==> build 54: inputs <==
==> flow/design.v (excerpt) <==
module Module_Wrapper (
    input logic ACLK,
    input logic ARESETN,
    input  logic [31:0] AWADDR,
    input  logic AWVALID,
    output logic AWREADY,
    input  logic [31:0] WDATA,
    input  logic WVALID,
    output logic WREADY,
    output logic [1:0] BRESP,
    output logic BVALID,
    input  logic BREADY,
    output logic [1:0] SS,
    output logic MOSI,
    output logic SCLK,
    input  logic MISO
);
clock: 2.14 ns
lec_check: 0
abc_area: 1
cap_margin: 20
core_margin: 2
core_utilization: 72
cts_cluster_size: 15
place_density_lb_addon: 0.29
setup_slack_margin: -0.11
slew_margin: 20
run.sh (not shown) runs the stock make flow with config.mk's settings and CLKGATE_MAP_FILE=.
==> trial 44 (differences from build 54) <==
ABC_AREA = default   (was 1)
CTS_CLUSTER_SIZE = default   (was 15)
PLACE_DENSITY_LB_ADDON = default   (was 0.29)
==> build 87 (differences from build 54) <==
CTS_CLUSTER_SIZE = default   (was 15)
PLACE_DENSITY = 0.4   (was default)
PLACE_DENSITY_LB_ADDON = default   (was 0.29)
SETUP_SLACK_MARGIN = -0.34   (was -0.11)
==> flow/constraint.sdc (replaced) <==
create_clock -name core_clock -period 6.81 [get_ports {ACLK}]
set_input_delay 1.3620 -clock core_clock [delete_from_list [all_inputs] [get_ports {ACLK}]]
set_output_delay 1.3620 -clock core_clock [all_outputs]
set_load 0.01 [all_outputs]
==> flow_summary.toml <==
# yosys + openroad results
[outcome]
outcome = "finished with violations"
check.faults = "negative setup slack"

[layout]
clkCellAreaFrac_pct = 6.88
comb_cells = 894
clkbuf_count = 127

[setup_path]
rrSetupSlack_ps = -30

[sta]
setup_viol = 114
fin_ws_ps = -166

[power_and_ir_drop]
pwr-share-comb_pct = 1.4
# the run above: trial 44

==> flow_summary.toml <==
# yosys + openroad results
[die]
ioPinCount = 79

[layout]
clkCellAreaFrac_pct = 7.09
comb_cells = 1767
final-nonclk-buf-share_pct = 2.68
fillers = 2670
clkbuf_count = 124

[power_and_ir_drop]
pg_clk_mw = 4.62
power-top-group = "sequential cells"
pwr-share-comb_pct = 1.4

[sta]
setup_viol = 0
fin_crit_ps = 3880
post-route-period-util_pct = 57.0
fin_ws_ps = 2930

[setup_path]
rrSetupSlack_ps = 3390

[clock_tree]
ctsHoldBuffers = 0

[yosys]
top_area_cell = "edfxtp_1"
synthCells = 2977
top_logic_kind = "simple AND/OR/NAND/NOR gates"

[outcome]
outcome = "finished clean"
# the run above: build 87

==> flow_summary.toml <==
# yosys + openroad results
[outcome]
outcome = "finished with violations"
check.faults = "negative setup slack"

[drt]
avgRoutedWirePerCell_um = 22.2
num_vias = 23700

[yosys]
adder_share_pct = 0.505

[sta]
setup_viol = 3
fin_crit_ps = 2280
fin_ws_ps = -140

[power_and_ir_drop]
pwr-share-comb_pct = 1.6

[layout]
clkCellAreaFrac_pct = 6.87
comb_cells = 1767
final_nets = 3156

[setup_path]
cp.depth = 7
rrSetupSlack_ps = -70
cp-endpoint = "AWREADY"
# the run above: build 54


==> try-cedar <==
==> flow/design.v <==
module FDIVIDER(
    input  logic ACLK,
    input  logic RESTN,
    output logic SCLK,
    output logic TICK    
);
logic [3:0]count;
assign TICK = (count == 4'd4) && !SCLK;
always_ff@(posedge ACLK)begin
    if(!RESTN)begin
        count <= 0;
        SCLK <= 0;
    end else begin
        if(count == 4'd4)begin
            count <= 0;
            SCLK <= ~SCLK;
        end else begin
            count <= count +1;
        end
    end
end
endmodule
module FIFO_MANAGER(
    input logic Tx_full,
    input logic SS_full,
    input logic Tx_empty,
    input logic SS_empty,
    output logic FREADY_full,
    output logic FREADY_empty
);
always_comb begin : Full_empty_block
    if(Tx_full | SS_full)begin
        FREADY_full = 0;
    end else begin
        FREADY_full = 1;
    end
    if(Tx_empty | SS_empty) begin
        FREADY_empty = 0;
    end else begin
        FREADY_empty = 1;
    end
end
endmodule
module Async_Tx_FIFO #(
    parameter DATA_WIDTH = 32,
    parameter ADDR_WIDTH = 4  
)(
    input  logic [DATA_WIDTH-1:0] data_in,
    input  logic wr_en,
    input  logic rd_en,
    input  logic ACLK,    
    input  logic SCLK,    
    input  logic rst_n,
    output logic [DATA_WIDTH-1:0] data_out,
    output logic empty,
    output logic full
);
    logic [DATA_WIDTH-1:0] mem [0:(1<<ADDR_WIDTH)-1];
    logic [ADDR_WIDTH:0] wr_ptr_bin, rd_ptr_bin;
    logic [ADDR_WIDTH:0] wr_ptr_gry, rd_ptr_gry;
    logic [ADDR_WIDTH:0] wr_ptr_sync1, wr_ptr_sync2;
    logic [ADDR_WIDTH:0] rd_ptr_sync1, rd_ptr_sync2;
    always_ff @(posedge ACLK) begin
        if (!rst_n) begin
            wr_ptr_bin <= 0;
            wr_ptr_gry <= 0;
        end else if (wr_en && !full) begin
            wr_ptr_bin <= wr_ptr_bin + 1;
            wr_ptr_gry <= ((wr_ptr_bin + 1) >> 1) ^ (wr_ptr_bin + 1);
        end
    end
    always_ff @(posedge ACLK) begin
        if (rst_n && wr_en && !full)
            mem[wr_ptr_bin[ADDR_WIDTH-1:0]] <= data_in;
    end
    always_ff @(posedge ACLK) begin
        if (!rst_n) begin
            rd_ptr_bin <= 0;
            rd_ptr_gry <= 0;
            data_out   <= 0;
        end else if (SCLK && rd_en && !empty) begin
            rd_ptr_bin <= rd_ptr_bin + 1;
            rd_ptr_gry <= ((rd_ptr_bin + 1) >> 1) ^ (rd_ptr_bin + 1);
            data_out   <= mem[rd_ptr_bin[ADDR_WIDTH-1:0]];
        end
    end
    always_ff @(posedge ACLK) begin
        if (!rst_n) begin
            wr_ptr_sync1 <= 0;
            wr_ptr_sync2 <= 0;
        end else if (SCLK) begin
            wr_ptr_sync1 <= wr_ptr_gry;
            wr_ptr_sync2 <= wr_ptr_sync1;
        end
    end
    always_ff @(posedge ACLK) begin
        if (!rst_n) begin
            rd_ptr_sync1 <= 0;
            rd_ptr_sync2 <= 0;
        end else begin
            rd_ptr_sync1 <= rd_ptr_gry;
            rd_ptr_sync2 <= rd_ptr_sync1;
        end
    end
    assign empty = (wr_ptr_sync2 == rd_ptr_gry);
    assign full  = (wr_ptr_gry == {~rd_ptr_sync2[ADDR_WIDTH:ADDR_WIDTH-1], rd_ptr_sync2[ADDR_WIDTH-2:0]});
endmodule
module Async_SS_FIFO #(
    parameter DATA_WIDTH = 32,
    parameter ADDR_WIDTH = 4  
)(
    input  logic [DATA_WIDTH-1:0] data_in,
    input  logic wr_en,
    input  logic rd_en,
    input  logic ACLK,    
    input  logic SCLK,    
    input  logic rst_n,
    output logic [DATA_WIDTH-1:0] data_out,
    output logic empty,
    output logic full
);
    logic [DATA_WIDTH-1:0] mem [0:(1<<ADDR_WIDTH)-1];
    logic [ADDR_WIDTH:0] wr_ptr_bin, rd_ptr_bin;
    logic [ADDR_WIDTH:0] wr_ptr_gry, rd_ptr_gry;
    logic [ADDR_WIDTH:0] wr_ptr_sync1, wr_ptr_sync2;
    logic [ADDR_WIDTH:0] rd_ptr_sync1, rd_ptr_sync2;
    always_ff @(posedge ACLK) begin
        if (!rst_n) begin
            wr_ptr_bin <= 0;
            wr_ptr_gry <= 0;
        end else if (wr_en && !full) begin
            wr_ptr_bin <= wr_ptr_bin + 1;
            wr_ptr_gry <= ((wr_ptr_bin + 1) >> 1) ^ (wr_ptr_bin + 1);
        end
    end
    always_ff @(posedge ACLK) begin
        if (rst_n && wr_en && !full)
            mem[wr_ptr_bin[ADDR_WIDTH-1:0]] <= data_in;
    end
    always_ff @(posedge ACLK) begin
        if (!rst_n) begin
            rd_ptr_bin <= 0;
            rd_ptr_gry <= 0;
            data_out   <= 0;
        end else if (SCLK && rd_en && !empty) begin
            rd_ptr_bin <= rd_ptr_bin + 1;
            rd_ptr_gry <= ((rd_ptr_bin + 1) >> 1) ^ (rd_ptr_bin + 1);
            data_out   <= mem[rd_ptr_bin[ADDR_WIDTH-1:0]];
        end
    end
    always_ff @(posedge ACLK) begin
        if (!rst_n) begin
            wr_ptr_sync1 <= 0;
            wr_ptr_sync2 <= 0;
        end else if (SCLK) begin
            wr_ptr_sync1 <= wr_ptr_gry;
            wr_ptr_sync2 <= wr_ptr_sync1;
        end
    end
    always_ff @(posedge ACLK) begin
        if (!rst_n) begin
            rd_ptr_sync1 <= 0;
            rd_ptr_sync2 <= 0;
        end else begin
            rd_ptr_sync1 <= rd_ptr_gry;
            rd_ptr_sync2 <= rd_ptr_sync1;
        end
    end
    assign empty = (wr_ptr_sync2 == rd_ptr_gry);
    assign full  = (wr_ptr_gry == {~rd_ptr_sync2[ADDR_WIDTH:ADDR_WIDTH-1], rd_ptr_sync2[ADDR_WIDTH-2:0]});
endmodule
module AXI_SLAVE(
    input logic ACLK,
    input logic ARESETN,
    input logic [31:0]AWADDR,
    input logic AWVALID,
    output logic AWREADY,
    input logic [31:0]WDATA,
    input logic WVALID,
    output logic WREADY,
    output logic[1:0]BRESP,
    output logic BVALID,
    input logic BREADY,
    input logic FREADY_full,
    output logic wr_en,
    output logic[31:0]Tx_data_out,
    output logic[31:0]SS_data_out
);
 localparam logic [31:0] Tx_address = 32'h0;
 localparam logic [31:0] SS_address = 32'h2;
 typedef enum logic[1:0]{
    IDEAL,
    DECODE,
    EXECUTE
 } state_t;
typedef enum logic{
    START,
    OK
}phase_t;
logic ready;
logic [31:0]data_buffer_1;
logic [31:0]addr_buffr;
state_t state;
phase_t phase;
logic AWalrt;
logic Walrt;
always_ff@(posedge ACLK)begin : AXI_SLAVE
    if(!ARESETN)begin
        wr_en <= 0;
        state <= IDEAL;
        BRESP <= 2'b00;
        BVALID <= 0;
        Tx_data_out <= 0;
        SS_data_out <= 0;
    end else begin
        wr_en <= 0;
        case(state)
            IDEAL: begin
                BRESP <= 2'b00;
                if(ready) begin
                    state <= DECODE;
                end
            end
            DECODE:begin
                BRESP <= 2'b00;
                case(addr_buffr)
                    Tx_address: begin
                        Tx_data_out <= data_buffer_1;
                        BRESP <= 2'b00;
                    end
                    SS_address: begin
                        SS_data_out <= data_buffer_1;
                        BRESP <= 2'b00;
                    end
                    default: begin
                        BRESP <= 2'b10;
                    end
                endcase
                if(BVALID & BREADY) begin
                    BVALID <= 0;
                    state <= EXECUTE;
                end else begin
                    BVALID <= 1;
                end
            end
            EXECUTE:begin
                BVALID <= 0;
                wr_en <= (addr_buffr == Tx_address);  
                state <= IDEAL;
                BRESP <= 2'b00;
            end
            default: state <= IDEAL;
        endcase
    end
end
always_ff@(posedge ACLK)begin : handshake_block
    if(!ARESETN)begin
        phase <= START;
        ready <= 0;
        AWalrt <= 0;
        Walrt <= 0;
    end else begin
        case(phase)
            START:begin
                if(AWVALID & AWREADY) begin
                    AWalrt <= 1;  
                    addr_buffr <= AWADDR;
                 end
                if(WVALID & WREADY)begin
                    Walrt <= 1;     
                    data_buffer_1 <= WDATA;
                end
                if(AWalrt & Walrt) begin    
                ready <= 1; 
                phase <= OK;
                end
            end
            OK:begin
                ready <= 0;
                AWalrt <= 0;
                Walrt <= 0;
                if(BVALID & BREADY) begin  
                    phase <= START; 
                end
            end
        endcase
    end
end
always_comb begin : ready_block
    if(FREADY_full && (phase == START) && (state == IDEAL) && !wr_en)begin
        AWREADY = !AWalrt;
        WREADY = !Walrt;
    end else begin
        AWREADY = 0;
        WREADY = 0;
    end
end
endmodule
module DATA_BUFFER(
    input logic[31:0] din_1,
    input logic[31:0]din_2,
    input logic go,
    input logic ACLK,
    input logic SCLK,
    input logic ARESETN,
    input logic SRESP,
    output logic DREADY,
    output logic [33:0]dout
);
typedef enum logic[2:0]{
    IDEAL,
    WAIT_FIFO,
    FETCH,
    CONCATENATE,
    VALIDATE
} state_t;
logic [31:0] SS_buffer_1;
logic [1:0] SS_buffer_2;
state_t state;
always_ff@(posedge ACLK) begin : data_fetch_block
    if(!ARESETN)begin
        state <= IDEAL;
        DREADY <= 0;
    end else if(SCLK) begin
        case(state)
            IDEAL:begin
                DREADY <= 0;
                if(go) begin
                    state <= WAIT_FIFO;
                end
            end
            WAIT_FIFO: begin
                state <= FETCH;
            end
            FETCH:begin
                SS_buffer_1 <= din_1;
                SS_buffer_2 <= din_2[1:0];
                state <= CONCATENATE;
            end
            CONCATENATE:begin
                dout <= {SS_buffer_2,SS_buffer_1};
                state <= VALIDATE;
                DREADY <= 1;
            end
            VALIDATE:begin
                if(DREADY & SRESP)begin
                    state <= IDEAL;
                end
            end
            default: state <= IDEAL;
        endcase
    end
end
endmodule
module SPI_MASTER(
    input logic ACLK,
    input logic FSCLK,
    input logic FTICK,
    input logic ARESETN,
    input logic FREADY_empty,
    input logic DREADY,
    input logic [33:0] din,
    output logic go,
    output logic SRESP,
    output logic rd_en,
    output logic[1:0]SS,
    output logic MOSI,
    output logic SCLK,
    input logic MISO
);
typedef enum logic[2:0]{
    IDEAL,
    WAIT_FIFO,
    FETCH,
    START,
    DONE,
    VALIDATE
} state_t;
logic [5:0]count;
logic [31:0] data_buffer_3;
logic [1:0] data_buffer_4;
state_t state;
assign SCLK = (state == START && count != 6'd0) ? FSCLK : 0;
always_ff@(posedge ACLK) begin : main_FSM_block
    if(!ARESETN)begin
        state <= IDEAL;
        count <= 0;
        rd_en <= 0;
        go <= 0;
        SRESP <= 0;
        SS <= 0;
        MOSI <= 0;
    end else if(FTICK) begin
        case(state)
            IDEAL:begin
                go <= 0;
                if(FREADY_empty)begin
                    go <= 1;
                    rd_en <= 1;
                    state <= WAIT_FIFO;
                    count <= 0;
                end
            end
            WAIT_FIFO:begin
                rd_en <= 0;
                go <= 0;
                state <=FETCH;
            end
            FETCH:begin
                if(DREADY) begin
                    data_buffer_3 <= din[31:0];
                    data_buffer_4 <= din[33:32];
                    SS <= din[33:32];
                    state <= START;
                end
            end
            START:begin
                if(count == 6'd32) begin
                    state <= DONE;
                end else begin
                    if(DREADY) begin
                        MOSI <= data_buffer_3[31];
                        data_buffer_3 <= {data_buffer_3[30:0],1'b0};
                        count <= count +1;
                    end
                end
            end
            DONE: begin
                SRESP <= 1;
                state <= VALIDATE;
            end
            VALIDATE:begin
                SRESP <= 0;
                state <= IDEAL;
            end
            default: state <= IDEAL;
        endcase
    end
end
endmodule
module Module_Wrapper (
    input logic ACLK,
    input logic ARESETN,
    input  logic [31:0] AWADDR,
    input  logic AWVALID,
    output logic AWREADY,
    input  logic [31:0] WDATA,
    input  logic WVALID,
    output logic WREADY,
    output logic [1:0] BRESP,
    output logic BVALID,
    input  logic BREADY,
    output logic [1:0] SS,
    output logic MOSI,
    output logic SCLK,
    input  logic MISO
);
    logic sclk_int, sclk_tick;
    logic fready_full, fready_empty;
    logic wr_en, rd_en;
    logic [31:0] tx_data_bus, ss_data_bus;
    logic [31:0] fifo_tx_out, fifo_ss_out;
    logic [33:0] data_to_master;
    logic go, dready, sresp;
    logic tx_full, tx_empty, ss_full, ss_empty;
    FDIVIDER fdiv_inst (
        .ACLK(ACLK),
        .RESTN(ARESETN),
        .SCLK(sclk_int),
        .TICK(sclk_tick)
    );
    AXI_SLAVE axi_inst (
        .ACLK(ACLK),
        .ARESETN(ARESETN),
        .AWADDR(AWADDR), .AWVALID(AWVALID), .AWREADY(AWREADY),
        .WDATA(WDATA), .WVALID(WVALID), .WREADY(WREADY),
        .BRESP(BRESP), .BVALID(BVALID), .BREADY(BREADY),
        .FREADY_full(fready_full),
        .wr_en(wr_en),
        .Tx_data_out(tx_data_bus),
        .SS_data_out(ss_data_bus)
    );
    Async_Tx_FIFO tx_fifo_inst (
        .ACLK(ACLK),
        .SCLK(sclk_tick),
        .rst_n(ARESETN),
        .data_in(tx_data_bus),
        .wr_en(wr_en),
        .rd_en(rd_en),
        .data_out(fifo_tx_out),
        .full(tx_full),
        .empty(tx_empty)
    );
    Async_SS_FIFO ss_fifo_inst (
        .ACLK(ACLK),
        .SCLK(sclk_tick),
        .rst_n(ARESETN),
        .data_in(ss_data_bus),
        .wr_en(wr_en),
        .rd_en(rd_en),
        .data_out(fifo_ss_out),
        .full(ss_full),
        .empty(ss_empty)
    );
    FIFO_MANAGER fifo_mgmt_inst (
        .Tx_full(tx_full), .SS_full(ss_full),
        .Tx_empty(tx_empty), .SS_empty(ss_empty),
        .FREADY_full(fready_full), .FREADY_empty(fready_empty)
    );
    DATA_BUFFER dbuff_inst (
        .din_1(fifo_tx_out), .din_2(fifo_ss_out),
        .go(go), .ACLK(ACLK), .SCLK(sclk_tick), .ARESETN(ARESETN),
        .SRESP(sresp), .DREADY(dready),
        .dout(data_to_master)
    );
    SPI_MASTER master_inst (
        .ACLK(ACLK), .FSCLK(sclk_int), .FTICK(sclk_tick), .ARESETN(ARESETN),
        .FREADY_empty(fready_empty),
        .DREADY(dready), .din(data_to_master),
        .go(go), .SRESP(sresp), .rd_en(rd_en),
        .SS(SS), .MOSI(MOSI), .SCLK(SCLK), .MISO(MISO)
    );
endmodule
==> flow/run.sh <==
#!/bin/bash
# the make line also repeats each setting of config.mk as NAME=value (left out here)
make -C /OpenROAD-flow-scripts/flow DESIGN_CONFIG=/design/flow/config.mk WORK_HOME=/design/flow/orfs CLKGATE_MAP_FILE= finish
==> flow/config.mk <==
export PLATFORM = sky130hd
export DESIGN_NAME = Module_Wrapper
export DESIGN_NICKNAME = Module_Wrapper
export VERILOG_FILES = /design/flow/design.v
export SDC_FILE = /design/flow/constraint.sdc
export NUM_CORES = 4
export LEC_CHECK = 0
export CAP_MARGIN = 20
export CORE_MARGIN = 2
export CORE_UTILIZATION = 72
export CTS_CLUSTER_SIZE = 43
export PLACE_DENSITY_LB_ADDON = 0.0
export SETUP_SLACK_MARGIN = 1.04
export SLEW_MARGIN = 20
export TNS_END_PERCENT = 70
==> flow/constraint.sdc <==
create_clock -name core_clock -period 3.56 [get_ports {ACLK}]
set_input_delay 0.7120 -clock core_clock [delete_from_list [all_inputs] [get_ports {ACLK}]]
set_output_delay 0.7120 -clock core_clock [all_outputs]
set_load 0.01 [all_outputs]
==> try-violet: changes against try-cedar <==
==> flow/config.mk (replaced) <==
export PLATFORM = sky130hd
export DESIGN_NAME = Module_Wrapper
export DESIGN_NICKNAME = Module_Wrapper
export VERILOG_FILES = /design/flow/design.v
export SDC_FILE = /design/flow/constraint.sdc
export NUM_CORES = 4
export LEC_CHECK = 0
export CAP_MARGIN = 20
export CORE_MARGIN = 2
export CORE_UTILIZATION = 67
export SETUP_SLACK_MARGIN = 1.41
export SLEW_MARGIN = 20
==> flow/constraint.sdc (replaced) <==
create_clock -name core_clock -period 5.16 [get_ports {ACLK}]
set_input_delay 1.0320 -clock core_clock [delete_from_list [all_inputs] [get_ports {ACLK}]]
set_output_delay 1.0320 -clock core_clock [all_outputs]
set_load 0.01 [all_outputs]
==> try-raven: changes against try-cedar <==
==> flow/config.mk (replaced) <==
export PLATFORM = sky130hd
export DESIGN_NAME = Module_Wrapper
export DESIGN_NICKNAME = Module_Wrapper
export VERILOG_FILES = /design/flow/design.v
export SDC_FILE = /design/flow/constraint.sdc
export NUM_CORES = 4
export LEC_CHECK = 0
export ABC_AREA = 1
export CAP_MARGIN = 20
export CORE_MARGIN = 2
export CORE_UTILIZATION = 72
export CTS_CLUSTER_DIAMETER = 79
export PLACE_DENSITY_LB_ADDON = 0.3
export SETUP_SLACK_MARGIN = -0.1
export SLEW_MARGIN = 20
==> flow/constraint.sdc (replaced) <==
create_clock -name core_clock -period 2.14 [get_ports {ACLK}]
set_input_delay 0.4280 -clock core_clock [delete_from_list [all_inputs] [get_ports {ACLK}]]
set_output_delay 0.4280 -clock core_clock [all_outputs]
set_load 0.01 [all_outputs]
==> comparison table <==
| item | try-violet | try-raven | try-cedar |
|---|---|---|---|
| Worst hold slack after final layout | 0.418 ns | 0.294 ns | 0.413 ns |
| Cell depth of the worst min-delay path | 0 | 4 | 0 |
| Avg Synthesized Cell Area | 17.7 um^2 | 11.7 um^2 | 17.7 um^2 |
| Worst flop-to-flop path startpoint | tx_fifo_inst.wr_ptr_gry[4]$_SDFFE_PN0P_ | tx_fifo_inst.rd_ptr_bin[1]$_SDFFE_PN0P_ | tx_fifo_inst.rd_ptr_bin[3]$_SDFFE_PN0P_ |
| Number of distinct library cells after synthesis | 61 | 45 | 61 |
| Placement-stage worst setup slack | 1.90 ns | 0.0872 ns | 0.838 ns |
| Vias in the first global route | 17500 | 24400 | 18200 |
| Clock buffer instance count of the final layout | 112 | 126 | 119 |
| Storage element area | 0.0250 mm^2 | 0.0250 mm^2 | 0.0250 mm^2 |
| RSZ-0062 raised after global routing | false | true | true |
| FF-to-FF path depth | 6 | 9 | 4 |
| Run status | timing/DRC/antenna clean | finished with violations | timing/DRC/antenna clean |
| Reasons for failing layout checks | - | negative setup slack | - |
| Maximum fanout along the worst path | 6 | 2 | 3 |
| Post-DP HPWL | 36.1 mm | 48.1 mm | 37.2 mm |
| Pre-Repair DR Iteration Count | 5 | 9 | 5 |
| P&R area growth vs syn | 13.3% | 15.1% | 14.9% |
| Non-clock inverter count in the final layout | 12 | 145 | 12 |
| Instance area after placement | 0.0355 mm^2 | 0.0372 mm^2 | 0.0357 mm^2 |
| Peak supply drop | 0.362 mV | 1.00 mV | 0.608 mV |
| Slew @ Worst Pin | 1.12 ns | 0.700 ns | 0.797 ns |
| Share of the clock period used by the worst path after layout | 66.2% | 109% | 74.7% |
| Synthesized instance count | 1913 | 2977 | 1913 |
| Worst R2R Setup Slack | 2.05 ns | -0.03 ns | 1.14 ns |
| Area fraction of clock buffers and clock inverters | 7.37% | 6.92% | 7.53% |
No activity file was given, so power comes from the tool's default toggle rates.
